==> flow/design.v (excerpt) <==
module alu(input read,write,dig1,dig2,dig3,dig4,rst,clk,rev,exec,sign, output o1,o2,o3,o4, output [0:6] bcd);
Size: ~22 I/O pins.
Settings: LEC_CHECK=0, CAP_MARGIN=20, CELL_PAD_IN_SITES_DETAIL_PLACEMENT=1, CORE_MARGIN=2, CORE_UTILIZATION=28, CTS_CLUSTER_SIZE=21, PLACE_DENSITY_LB_ADDON=0.02, SETUP_SLACK_MARGIN=0.22, SLEW_MARGIN=0; clock period 10.1 ns.
run.sh (not shown) runs the stock make flow with config.mk's settings and CLKGATE_MAP_FILE=.
==> next run, changes <==
==> flow/config.mk (replaced) <==
export PLATFORM = sky130hd
export DESIGN_NAME = alu
export DESIGN_NICKNAME = alu
export VERILOG_FILES = /design/flow/design.v
export SDC_FILE = /design/flow/constraint.sdc
export NUM_CORES = 4
export LEC_CHECK = 0
export CAP_MARGIN = 20
export CORE_MARGIN = 2
export CORE_UTILIZATION = 40
export GPL_ROUTABILITY_DRIVEN = 0
export GPL_TIMING_DRIVEN = 0
export SLEW_MARGIN = 20
==> flow/constraint.sdc (replaced) <==
create_clock -name core_clock -period 10.0 [get_ports {clk}]
set_input_delay 2.0000 -clock core_clock [delete_from_list [all_inputs] [get_ports {clk}]]
set_output_delay 2.0000 -clock core_clock [all_outputs]
set_load 0.01 [all_outputs]
The new run completed with no timing, DRC or antenna violations.
Cell count is lower by 9.1%.
Worst setup slack is better by 0.19 ns.
Synthesized area does not change.
Design area went down by 0.32%.
Die size drops by 30%.
Clock power came out lower by 12%.
Via count grows by 2.7%.
Power is lower by 4.7%.
Sequential cell count is unchanged.
==> next run, changes <==
--- a/flow/config.mk
+++ b/flow/config.mk
@@ -7,7 +7,9 @@
 export LEC_CHECK = 0
+export ABC_AREA = 0
 export CAP_MARGIN = 20
 export CORE_MARGIN = 2
-export CORE_UTILIZATION = 40
-export GPL_ROUTABILITY_DRIVEN = 0
-export GPL_TIMING_DRIVEN = 0
+export CORE_UTILIZATION = 72
+export CTS_CLUSTER_SIZE = 24
+export PLACE_DENSITY_LB_ADDON = 0.0
+export SETUP_SLACK_MARGIN = 1.45
 export SLEW_MARGIN = 20
==> flow/constraint.sdc (replaced) <==
create_clock -name core_clock -period 5.0 [get_ports {clk}]
set_input_delay 1.0000 -clock core_clock [delete_from_list [all_inputs] [get_ports {clk}]]
set_output_delay 1.0000 -clock core_clock [all_outputs]
set_load 0.01 [all_outputs]
Effect: This time the run stopped in global routing (ODB-0269). Die size is lower by 44%. Area after synthesis is unchanged. Synthesized cell count is unchanged.
==> next run, changes <==
--- a/flow/config.mk
+++ b/flow/config.mk
@@ -7,3 +7,3 @@
 export LEC_CHECK = 0
-export ABC_AREA = 0
+export ABC_AREA = 1
 export CAP_MARGIN = 20
@@ -11,5 +11,6 @@
 export CORE_UTILIZATION = 72
-export CTS_CLUSTER_SIZE = 24
+export CTS_CLUSTER_SIZE = 72
+export HOLD_SLACK_MARGIN = 0.29
 export PLACE_DENSITY_LB_ADDON = 0.0
-export SETUP_SLACK_MARGIN = 1.45
+export SETUP_SLACK_MARGIN = 1.64
 export SLEW_MARGIN = 20
==> flow/constraint.sdc (replaced) <==
create_clock -name core_clock -period 5.8 [get_ports {clk}]
set_input_delay 1.1600 -clock core_clock [delete_from_list [all_inputs] [get_ports {clk}]]
set_output_delay 1.1600 -clock core_clock [all_outputs]
set_load 0.01 [all_outputs]
What happened: With this change the flow produced a layout that fails on setup timing; die area went up slightly; synthesized area went up slightly; synthesized cell count went up by well over a third.

========
== rev 12 ==
Starting RTL as in the previous note.
==> flow/design.v (excerpt) <==
module alu(input read,write,dig1,dig2,dig3,dig4,rst,clk,rev,exec,sign, output o1,o2,o3,o4, output [0:6] bcd);
clock: 4.47 ns
lec_check: 0
abc_area: 1
cap_margin: 20
cell_pad_in_sites_detail_placement: 0
core_aspect_ratio: 0.89
core_margin: 2
core_utilization: 72
cts_cluster_diameter: 338
cts_cluster_size: 13
gpl_timing_driven: 1
hold_slack_margin: 0.16
place_density_lb_addon: 0.06
setup_slack_margin: 0.02
slew_margin: 30
Rev 12: complete, dirty (setup timing)
The inputs of rev 13 differ from those of rev 12 as listed below.
==> flow/config.mk <==
export PLATFORM = sky130hd
export DESIGN_NAME = alu
export DESIGN_NICKNAME = alu
export VERILOG_FILES = /design/flow/design.v
export SDC_FILE = /design/flow/constraint.sdc
export NUM_CORES = 4
export LEC_CHECK = 0
export CAP_MARGIN = 20
export CORE_MARGIN = 2
export CORE_UTILIZATION = 45
export SLEW_MARGIN = 20
==> flow/constraint.sdc <==
create_clock -name core_clock -period 8.04 [get_ports {clk}]
set_input_delay 1.6080 -clock core_clock [delete_from_list [all_inputs] [get_ports {clk}]]
set_output_delay 1.6080 -clock core_clock [all_outputs]
set_load 0.01 [all_outputs]
--- outcome ---
Per the final summary, rev 13 finished and its layout is clean on timing, DRC and antenna.
Between rev 12 and rev 13, non-clock buffer count decreased.
Core util | rev 13 vs rev 12 | rev 13 lower
Peak clock frequency supported by timing in rev 13 is 19% below rev 12.
Compared with rev 12, rev 13 shows combinational cell area excluding buffers and inverters that has gone up by a few percent.
[compare] base=rev 12 new=rev 13: clock buffer instance count of the final layout up 31, die area up 57%.

========
alu again, from the RTL that the note above started with.
clock: 4.6 ns
lec_check: 0
abc_area: 0
cap_margin: 20
core_aspect_ratio: 0.5
core_margin: 2
core_utilization: 72
cts_cluster_diameter: 354
cts_cluster_size: 13
place_density_lb_addon: 0.12
setup_slack_margin: 1.34
slew_margin: 20
The first run aborted during global routing (5_1_grt).
Rerun with:
==> flow/config.mk (replaced) <==
export PLATFORM = sky130hd
export DESIGN_NAME = alu
export DESIGN_NICKNAME = alu
export VERILOG_FILES = /design/flow/design.v
export SDC_FILE = /design/flow/constraint.sdc
export NUM_CORES = 4
export LEC_CHECK = 0
export CAP_MARGIN = 20
export CORE_MARGIN = 2
export CORE_UTILIZATION = 61
export CTS_CLUSTER_SIZE = 52
export SETUP_SLACK_MARGIN = -0.43
export SLEW_MARGIN = 20
==> flow/constraint.sdc (replaced) <==
create_clock -name core_clock -period 5.5 [get_ports {clk}]
set_input_delay 1.1000 -clock core_clock [delete_from_list [all_inputs] [get_ports {clk}]]
set_output_delay 1.1000 -clock core_clock [all_outputs]
set_load 0.01 [all_outputs]
Outcome: The changed run ran to the end with violations: negative setup slack; synthesized area stays the same; die area climbs by about 18%; synthesized cell count stays the same.
Rerun with:
--- a/flow/config.mk
+++ b/flow/config.mk
@@ -8,6 +8,6 @@
 export CAP_MARGIN = 20
 export CORE_MARGIN = 2
-export CORE_UTILIZATION = 61
-export CTS_CLUSTER_SIZE = 52
-export SETUP_SLACK_MARGIN = -0.43
+export CORE_UTILIZATION = 72
+export PLACE_DENSITY_LB_ADDON = 0.0
+export SETUP_SLACK_MARGIN = 1.41
 export SLEW_MARGIN = 20
==> flow/constraint.sdc (replaced) <==
create_clock -name core_clock -period 4.86 [get_ports {clk}]
set_input_delay 0.9720 -clock core_clock [delete_from_list [all_inputs] [get_ports {clk}]]
set_output_delay 0.9720 -clock core_clock [all_outputs]
set_load 0.01 [all_outputs]
Effect:
- The new run failed in global routing (5_1_grt) with ODB-0269
- synthesized area does not change
- die size came out lower by about a fifth
- synthesized cell count is unchanged
Rerun with:
--- a/flow/config.mk
+++ b/flow/config.mk
@@ -8,6 +8,4 @@
 export CAP_MARGIN = 20
 export CORE_MARGIN = 2
-export CORE_UTILIZATION = 72
-export PLACE_DENSITY_LB_ADDON = 0.0
-export SETUP_SLACK_MARGIN = 1.41
+export CORE_UTILIZATION = 59
 export SLEW_MARGIN = 20
==> flow/constraint.sdc (replaced) <==
create_clock -name core_clock -period 8.04 [get_ports {clk}]
set_input_delay 1.6080 -clock core_clock [delete_from_list [all_inputs] [get_ports {clk}]]
set_output_delay 1.6080 -clock core_clock [all_outputs]
set_load 0.01 [all_outputs]
After rerunning:
- The changed run went through all stages and came out clean
- die area went up by 22%
- synthesized cell count is unchanged
- area after synthesis is unchanged
Power figures rest on the tool's default switching activity, not on a simulated workload.
